wip/quartz:
==> flow/design.v (excerpt) <==
module chipmunk
	#(parameter addrSize = 12)
	(input clk,
	 input reset,
	 input [addrSize-1:0] startPC,
	 input [7:0] dataBus,
	 output [7:0] dataBusWrite,
	 output reg [addrSize-1:0] addrBus,
	 output weMem,
	 output done);
For scale: ~1500 cells after synthesis, about 100 flip-flops, roughly 10000 sq um of cells after synthesis.
Settings: LEC_CHECK=0, ABC_AREA=1, CAP_MARGIN=20, CORE_MARGIN=2, CORE_UTILIZATION=24, CTS_CLUSTER_DIAMETER=44, CTS_CLUSTER_SIZE=73, HOLD_SLACK_MARGIN=0.1, MAX_ROUTING_LAYER=met4, PLACE_DENSITY_LB_ADDON=0.14, SETUP_SLACK_MARGIN=1.11, SLEW_MARGIN=40; clock period 5.09 ns.
run.sh (not shown) runs the stock make flow with config.mk's settings and CLKGATE_MAP_FILE=.
wip/quartz was carried through to the last stage, and its layout satisfied the timing, design-rule and antenna checks.
--- input diff wip/quartz..wip/violet ---
Settings: SETUP_SLACK_MARGIN no longer set, was 1.11; CTS_CLUSTER_DIAMETER no longer set, was 44; CORE_UTILIZATION now 65, was 24; SLEW_MARGIN now 20, was 40; MAX_ROUTING_LAYER no longer set, was met4; HOLD_SLACK_MARGIN no longer set, was 0.1; PLACE_DENSITY_LB_ADDON no longer set, was 0.14; the clock period (ns, I/O delays scaled along) now 3.68, was 5.09.
Notes after the runs:
| wip/violet | all stages done | FAIL | setup timing |
Max net switching power across wip/violet and wip/quartz: wip/violet
wip/quartz vs wip/violet, type of the worst setup path: reg -> out vs reg -> reg
Compare wip/violet and wip/quartz | clock power higher: wip/violet
[compare] base=wip/quartz new=wip/violet: total power has increased; worst clock skew has remained practically unchanged.
Re final count of negative-setup-slack endpoints: wip/violet and wip/quartz aren't equal, and the lower value belongs to wip/quartz.
Modified inputs, wip/maple compared to wip/violet
Settings: CTS_CLUSTER_SIZE no longer set, was 73; ABC_AREA no longer set, was 1; the clock period (ns, I/O delays scaled along) now 3.87, was 3.68.
==> results <==
The flow for wip/maple finished, though final verification flagged setup timing.
Ran to the end and failed final checks on setup timing: wip/violet.
On wip/maple: shortest period the worst path allows is 0.67 ns higher than what wip/violet gave.
For routed wire length, wip/violet and wip/maple come out practically identical.
Compared with wip/violet, wip/maple shows a lower number of signal-net inverters in the final layout.
Comparing the two runs side by side, wip/maple comes out behind wip/violet on mapped cell area.
Going from wip/violet to wip/maple, combinational power grows by 18%.
Taking wip/violet as the reference, in wip/maple critical path depth shrank by 6, max-slew headroom at the worst pin lost 22 points, final cell area excluding filler cells now sits higher, length in cells of the worst reg-to-reg path now smaller.
Inputs modified between wip/maple and wip/nickel:
Settings: the clock period (ns, I/O delays scaled along): 3.87 -> 3.95.
## What came out
wip/nickel completed end to end; final checks failed (setup timing). Against wip/maple, cell area in wip/nickel came out better. Switching power went down by more than 10% going from wip/maple to wip/nickel. In the flow results for wip/maple and wip/nickel, the global-route wire length before repair is smaller on wip/nickel. wip/nickel vs wip/maple — tally of non-filler cells in the final layout dropped slightly. Worst setup slack in wip/nickel is 0.19 ns above wip/maple. [compare] base=wip/maple new=wip/nickel: total cell area reported by yosys after synthesis flat, power shows a reduction of 8.8%, non-clock buffer count has decreased, sequential power about even.
Here is what was changed in the inputs of wip/garnet compared with wip/nickel.
Settings: GPL_ROUTABILITY_DRIVEN: unset -> 0; CORE_UTILIZATION: 65 -> 40; CELL_PAD_IN_SITES_GLOBAL_PLACEMENT: unset -> 3; the clock period (ns, I/O delays scaled along): 3.95 -> 5.0.
[summary]
- wip/garnet reached the final stage; the timing, design-rule and antenna checks on its layout passed.
- Taking wip/garnet over wip/nickel, the number of cell rows ratio works out to 1.3.
- wip/garnet against wip/nickel: average wire per standard cell now sits higher, total power fell by 1.1 mW.
[inputs] wip/delta vs wip/garnet
Settings: removing CELL_PAD_IN_SITES_GLOBAL_PLACEMENT (formerly 3); setting ABC_AREA to 1 for the first time; setting CTS_CLUSTER_SIZE to 97 for the first time; changing CORE_UTILIZATION from 40 to 47; setting PLACE_DENSITY to 0.8 for the first time; changing CAP_MARGIN from 20 to 0; removing GPL_ROUTABILITY_DRIVEN (formerly 0); setting CTS_CLUSTER_DIAMETER to 262 for the first time; setting TNS_END_PERCENT to 15 for the first time.
--- outcome ---
Delta (wip/delta minus wip/garnet): sequential share of layout area increased 1.1 points; share of final layout cell area taken by clock buffers and inverters held steady; time the final worst path needs with I/O delays and setup has decreased.
zFlagReg as the capturing instance or port of the critical path was reported by wip/garnet, and yReg[6] by wip/delta.
wip/delta vs wip/garnet, count of buffering cells on the critical path with inverters included went up by 1.
Per the comparison of wip/delta with wip/garnet, via count of the first global-routing pass went up, wire length on met2 went down 3700 microns, number of placed instances with taps included rose by 13%.
Changes observed in wip/delta relative to wip/garnet: slack of the critical path now larger, power in the clock group now smaller.

* * *

chipmunk again, from the RTL that the note above started with.
export LEC_CHECK = 0
export ABC_AREA = 1
export CAP_MARGIN = 20
export CORE_MARGIN = 2
export CORE_UTILIZATION = 68
export CTS_CLUSTER_DIAMETER = 231
export CTS_CLUSTER_SIZE = 15
export PLACE_DENSITY = 0.35
export SETUP_SLACK_MARGIN = 0.79
export SLEW_MARGIN = 20
create_clock -name core_clock -period 2.72 [get_ports {clk}]
The starting point ended with an error in clock tree synthesis, error DPL-0038.
Then changed:
CORE_ASPECT_RATIO = 1.39   (was not set)
CORE_UTILIZATION = 63   (was 68)
CTS_CLUSTER_DIAMETER = not set   (was 231)
CTS_CLUSTER_SIZE = 95   (was 15)
PLACE_DENSITY = not set   (was 0.35)
SETUP_SLACK_MARGIN = not set   (was 0.79)
TNS_END_PERCENT = 10   (was not set)
Effect: Now the flow completed and failed the layout checks on setup timing; die area rises by a little under a tenth; area after synthesis is unchanged; synthesized cell count stays the same.
Then changed:
ABC_AREA = not set   (was 1)
CORE_ASPECT_RATIO = not set   (was 1.39)
CORE_UTILIZATION = 33   (was 63)
CTS_CLUSTER_SIZE = not set   (was 95)
TNS_END_PERCENT = not set   (was 10)
clock period = 4.69 ns   (was 2.72 ns; I/O delays follow)
Outcome:
- The new run produced a clean layout
- cell area fell by 14%
- count of clock-buffer cells in the layout rose by 2
- maximum frequency fell by 9.4%
- clock power fell by 42%
Then changed:
ABC_AREA = 1   (was not set)
CORE_UTILIZATION = 64   (was 33)
clock period = 4.34 ns   (was 4.69 ns; I/O delays follow)
What happened: The new run went through all stages and came out clean; setup slack improved by 0.025 ns; routed wire length hardly moves; power went up by a little under a tenth; register-to-register slack gets better by 0.07 ns; clock skew is about the same; hold slack got worse by 0.039 ns; synthesized area shrinks by a few percent; cell count came out higher by a few percent; cell area shrinks by a few percent; global-route usage goes up by 24 points.
Then changed:
CORE_UTILIZATION = 68   (was 64)
CTS_CLUSTER_DIAMETER = 231   (was not set)
CTS_CLUSTER_SIZE = 15   (was not set)
clock period = 2.72 ns   (was 4.34 ns; I/O delays follow)
=> Now the flow stopped in global routing; die area fell by 5.7%; synthesized area is unchanged; synthesized cell count is unchanged.
Then changed:
ABC_AREA = not set   (was 1)
CTS_CLUSTER_DIAMETER = not set   (was 231)
CTS_CLUSTER_SIZE = not set   (was 15)
clock period = 4.33 ns   (was 2.72 ns; I/O delays follow)
After rerunning: Now the flow finished but fails on setup timing. Die size increases by 3.4%. Synthesized cell count falls by about 16%. Synthesized area is higher by about 3.6%.

* * *

## v44
chipmunk again, from the RTL that the note above started with.
clock: 4.79 ns
lec_check: 0
cap_margin: 15
cell_pad_in_sites_detail_placement: 0
cell_pad_in_sites_global_placement: 2
core_aspect_ratio: 0.63
core_margin: 10
core_utilization: 24
cts_cluster_diameter: 228
cts_cluster_size: 16
max_routing_layer: met5
min_routing_layer: met1
place_density: 0.41
slew_margin: 30
tns_end_percent: 20
The following lists how v24 was set up differently from v44:
Settings: CELL_PAD_IN_SITES_DETAIL_PLACEMENT removed (was 0); MIN_ROUTING_LAYER removed (was met1); CELL_PAD_IN_SITES_GLOBAL_PLACEMENT removed (was 2); TNS_END_PERCENT removed (was 20); PLACE_DENSITY removed (was 0.41); CORE_UTILIZATION changed from 24 to 68; CAP_MARGIN changed from 15 to 20; MAX_ROUTING_LAYER removed (was met5); CORE_ASPECT_RATIO removed (was 0.63); SLEW_MARGIN changed from 30 to 20; CTS_CLUSTER_DIAMETER removed (was 228); CTS_CLUSTER_SIZE removed (was 16); CORE_MARGIN changed from 10 to 2; the clock period (ns, I/O delays scaled along) changed from 4.79 to 5.97.
--- outcome ---
- In the flow results for v44 and v24, the worst hold slack is larger on v44.
- Compared with v44, v24 shows a static leakage that is 14% lower.
- On routed wire length, the lower figure sits with v24, not v44.
- The final reports for v24 and v44 show total of fill cells in the finished design lower in the former.
Setup changes, v24 to v4
Settings: CTS_CLUSTER_DIAMETER: unset -> 356; CTS_CLUSTER_SIZE: unset -> 32; the clock period (ns, I/O delays scaled along): 5.97 -> 3.72.
v4: complete, dirty (setup timing)
Final wirelength deteriorates in v4 relative to v24.
Worst-case setup slack after placement, v24 and v4, higher one = v24.
Per the comparison of v4 with v24, number of buffer and inverter instances along the worst setup path increased 2, first-pass GRT wire length grew by about 14%, final critical-path share of the clock period moved up, setup TNS after final layout decreased by 14.72 ns relative to the old numbers, power after layout climbed 2.5 mW.
Cell area after placement in v4 vs v24: up about 11%
Relative to v24, the final cell count measured on v4 has increased by more than 10%.
Part of the power in combinational logic ends up higher on v4.
Input changes introduced in v49 (baseline for comparison: v4):
Settings: clearing CTS_CLUSTER_SIZE, which used to be 32; putting PLACE_DENSITY at 0.36 where nothing was set; putting ABC_AREA at 1 where nothing was set; clearing CTS_CLUSTER_DIAMETER, which used to be 356; swapping 3.72 for 4.17 in the clock period (ns, I/O delays scaled along).
Results
- When v49 is measured against v4, its post-route worst setup slack turns out 1.04 ns higher.
- Per the comparison of v49 with v4, cell area moved down; layout inverter count without the clock tree moved up.
- v49 completed; timing, DRC and antenna clean

* * *

Setup of run A:
chipmunk again, from the RTL that the note above started with.
Settings: LEC_CHECK=0, ABC_AREA=1, CAP_MARGIN=20, CORE_MARGIN=2, CORE_UTILIZATION=22, CTS_CLUSTER_DIAMETER=174, CTS_CLUSTER_SIZE=98, HOLD_SLACK_MARGIN=0.1, MAX_ROUTING_LAYER=met5, PLACE_DENSITY=0.41, SETUP_SLACK_MARGIN=0.07, SLEW_MARGIN=40; clock period 5.51 ns.
Run A finished all stages; the layout is clean.
The following lists how run B was set up differently from run A:
- CORE_UTILIZATION: 22 -> 24
- ABC_AREA: 1 -> unset
- CTS_CLUSTER_DIAMETER: 174 -> 26
- CTS_CLUSTER_SIZE: 98 -> 17
- SETUP_SLACK_MARGIN: 0.07 -> unset
## What came out
[run B] synthesized-area fraction occupied by adder cells fell 0.30 points relative to run A
Mux contribution to synthesized area in run B is 9.5 points higher than in run A
The routability congestion estimate from global placement of run B falls short of that of run A by 0.0059.
For run B, the worst setup path endpoint was zFlagReg, unlike run A, where it was dataBusWrite[7].
Changes observed in run B relative to run A: area fraction of clock buffers and clock inverters decreased by 0.18 points relative to the old numbers; number of non-clock buffers climbed about 40%; internal cell power went up; clock network fraction of total power decreased 0.5 points; power in the clock group now sits lower.
Clock buffer count: run B vs run A up 1
[run B vs run A] synthesis area per yosys: higher in run B
Input-level comparison between run C and run B:
- CTS_CLUSTER_SIZE: 17 -> unset
- CAP_MARGIN: 20 -> 0
- HOLD_SLACK_MARGIN: 0.1 -> unset
- CTS_CLUSTER_DIAMETER: 26 -> 44
- PLACE_DENSITY: 0.41 -> unset
- CORE_UTILIZATION: 24 -> 66
- the clock period (ns, I/O delays scaled along): 5.51 -> 3.83
Findings:
- Of run B and run C, just one finished clean: run B.
- [flow] run C | stages: complete | final checks: fail | reason: negative setup slack
- Per the comparison of run C with run B, initial antenna violation count climbed 1; width of the die dropped 39%; total power consumption of the routed design climbed 59%; internal power contribution climbed 61%; slew at the pin with the worst max-slew slack dropped 110 ps.
- Higher largest net degree at the start of global routing among run B and run C: run C

* * *

Setup of build 79:
chipmunk again, from the RTL that the note above started with.
Settings: LEC_CHECK=0, ABC_AREA=1, CAP_MARGIN=20, CORE_MARGIN=2, CORE_UTILIZATION=68, CTS_CLUSTER_DIAMETER=231, CTS_CLUSTER_SIZE=15, PLACE_DENSITY_LB_ADDON=0.04, SETUP_SLACK_MARGIN=0.79, SLEW_MARGIN=20; clock period 2.72 ns.
Build 79: it failed with a tool error in clock tree synthesis, so there are no final results.
Input-level comparison between build 66 and build 79:
# build 79
export LEC_CHECK = 0
export ABC_AREA = 1
export CAP_MARGIN = 20
export CORE_MARGIN = 2
export CORE_UTILIZATION = 68
export CTS_CLUSTER_DIAMETER = 231
export CTS_CLUSTER_SIZE = 15
export PLACE_DENSITY_LB_ADDON = 0.04
export SETUP_SLACK_MARGIN = 0.79
export SLEW_MARGIN = 20
create_clock -name core_clock -period 2.72 [get_ports {clk}]
# build 66
export LEC_CHECK = 0
export CAP_MARGIN = 20
export CORE_MARGIN = 2
export CORE_UTILIZATION = 40
export SLEW_MARGIN = 20
create_clock -name core_clock -period 4.69 [get_ports {clk}]
- For build 79, the flow was terminated by a tool error in clock tree synthesis and produced no final design.
- Build 66: PASS, flow complete, no timing, DRC or antenna violations
- From build 79 to build 66 the numbers moved as follows: half-perimeter wire length after placement has decreased; cell total in the yosys stat output has decreased; placed standard-cell area has decreased; die boundary height has increased; net count entering floorplan has decreased.
- Compared with build 79, build 66 shows a xor/xnor cell area share of the yosys netlist that is 3.7 points higher.
- Build 66 against build 79: area fraction in mux cells shows an increase of 9.5 points; synthesized area shows an increase of 360 um2.
## Diff of input files: build 77 against build 66
# build 66
export LEC_CHECK = 0
export CAP_MARGIN = 20
export CORE_MARGIN = 2
export CORE_UTILIZATION = 40
export SLEW_MARGIN = 20
create_clock -name core_clock -period 4.69 [get_ports {clk}]
# build 77
export LEC_CHECK = 0
export CAP_MARGIN = 20
export CORE_MARGIN = 2
export CORE_UTILIZATION = 72
export SLEW_MARGIN = 20
export TNS_END_PERCENT = 20
create_clock -name core_clock -period 4.53 [get_ports {clk}]
==> comparison <==
Endpoint of the worst setup timing path = aReg[7]$_DFFE_PP_: build 66; endpoint of the worst setup timing path = nFlagReg$_DFFE_PP_: build 77
On final total negative setup slack, build 77 and build 66 are basically level.
Wire length ends up higher on build 66.
STATUS minimum clock period after layout: build 77 wins against build 66
Routed length on met1 (higher): build 66
Of build 77 and build 66, the run reporting the higher measured slew at the worst slew-check pin was build 77.
Global-route wire length before repair, build 77 and build 66: smaller value in build 77
What build 75 does differently from build 77 at the input level:
# build 77
export LEC_CHECK = 0
export CAP_MARGIN = 20
export CORE_MARGIN = 2
export CORE_UTILIZATION = 72
export SLEW_MARGIN = 20
export TNS_END_PERCENT = 20
create_clock -name core_clock -period 4.53 [get_ports {clk}]
# build 75
export LEC_CHECK = 0
export ABC_AREA = 1
export CAP_MARGIN = 20
export CORE_MARGIN = 2
export CORE_UTILIZATION = 72
export CTS_CLUSTER_DIAMETER = 248
export CTS_CLUSTER_SIZE = 99
export PLACE_DENSITY = 0.36
export SLEW_MARGIN = 20
export TNS_END_PERCENT = 20
create_clock -name core_clock -period 2.38 [get_ports {clk}]
==> comparison <==
Build 75 | ERROR | clock tree synthesis. Taking build 77 as the reference point, the xor/xnor cell area share of the yosys netlist of build 75 falls by 3.7 points. Area of the synthesized netlist per yosys stat: build 75 vs build 77 down 3.4%. Taking build 77 as the reference, in build 75 synthesized net count has increased; cell area after placement up 14%; post-synthesis compound-gate area fraction -1.4 points; starting density of the core has decreased; die size lost 510 um2.
Here is what was changed in the inputs of build 72 compared with build 75.
# build 75
export LEC_CHECK = 0
export ABC_AREA = 1
export CAP_MARGIN = 20
export CORE_MARGIN = 2
export CORE_UTILIZATION = 72
export CTS_CLUSTER_DIAMETER = 248
export CTS_CLUSTER_SIZE = 99
export PLACE_DENSITY = 0.36
export SLEW_MARGIN = 20
export TNS_END_PERCENT = 20
create_clock -name core_clock -period 2.38 [get_ports {clk}]
# build 72
export LEC_CHECK = 0
export ABC_AREA = 1
export CAP_MARGIN = 20
export CORE_MARGIN = 2
export CORE_UTILIZATION = 68
export CTS_CLUSTER_DIAMETER = 377
export CTS_CLUSTER_SIZE = 99
export PLACE_DENSITY = 0.36
export SLEW_MARGIN = 20
create_clock -name core_clock -period 2.79 [get_ports {clk}]
Findings:
Stage in which a tool error killed build 72: global routing.
Between build 72 and build 75, core area is higher for build 72, build 75 comes in under that.
Between build 72 and build 75, it is build 72 whose last weighted congestion value of the routability-driven placer is lower, by about 3%.
Higher placed wire-length estimate goes to build 75 over build 72.
Number of nets at floorplan: build 75 vs build 72 identical
Re floorplan utilization: build 72 is 3.6 points down on build 75.
Die: build 72 bigger than build 75
Looking at worst setup timing slack at the placement stage, build 72 sits 640 ps higher than build 75 does.
The total cell area at the placement stage of build 72 falls short of that of build 75 by 430 um2.
Number of enable-type register cells in the synthesized netlist across build 72 and build 75: no real change.
Power figures rest on the tool's default switching activity, not on a simulated workload.
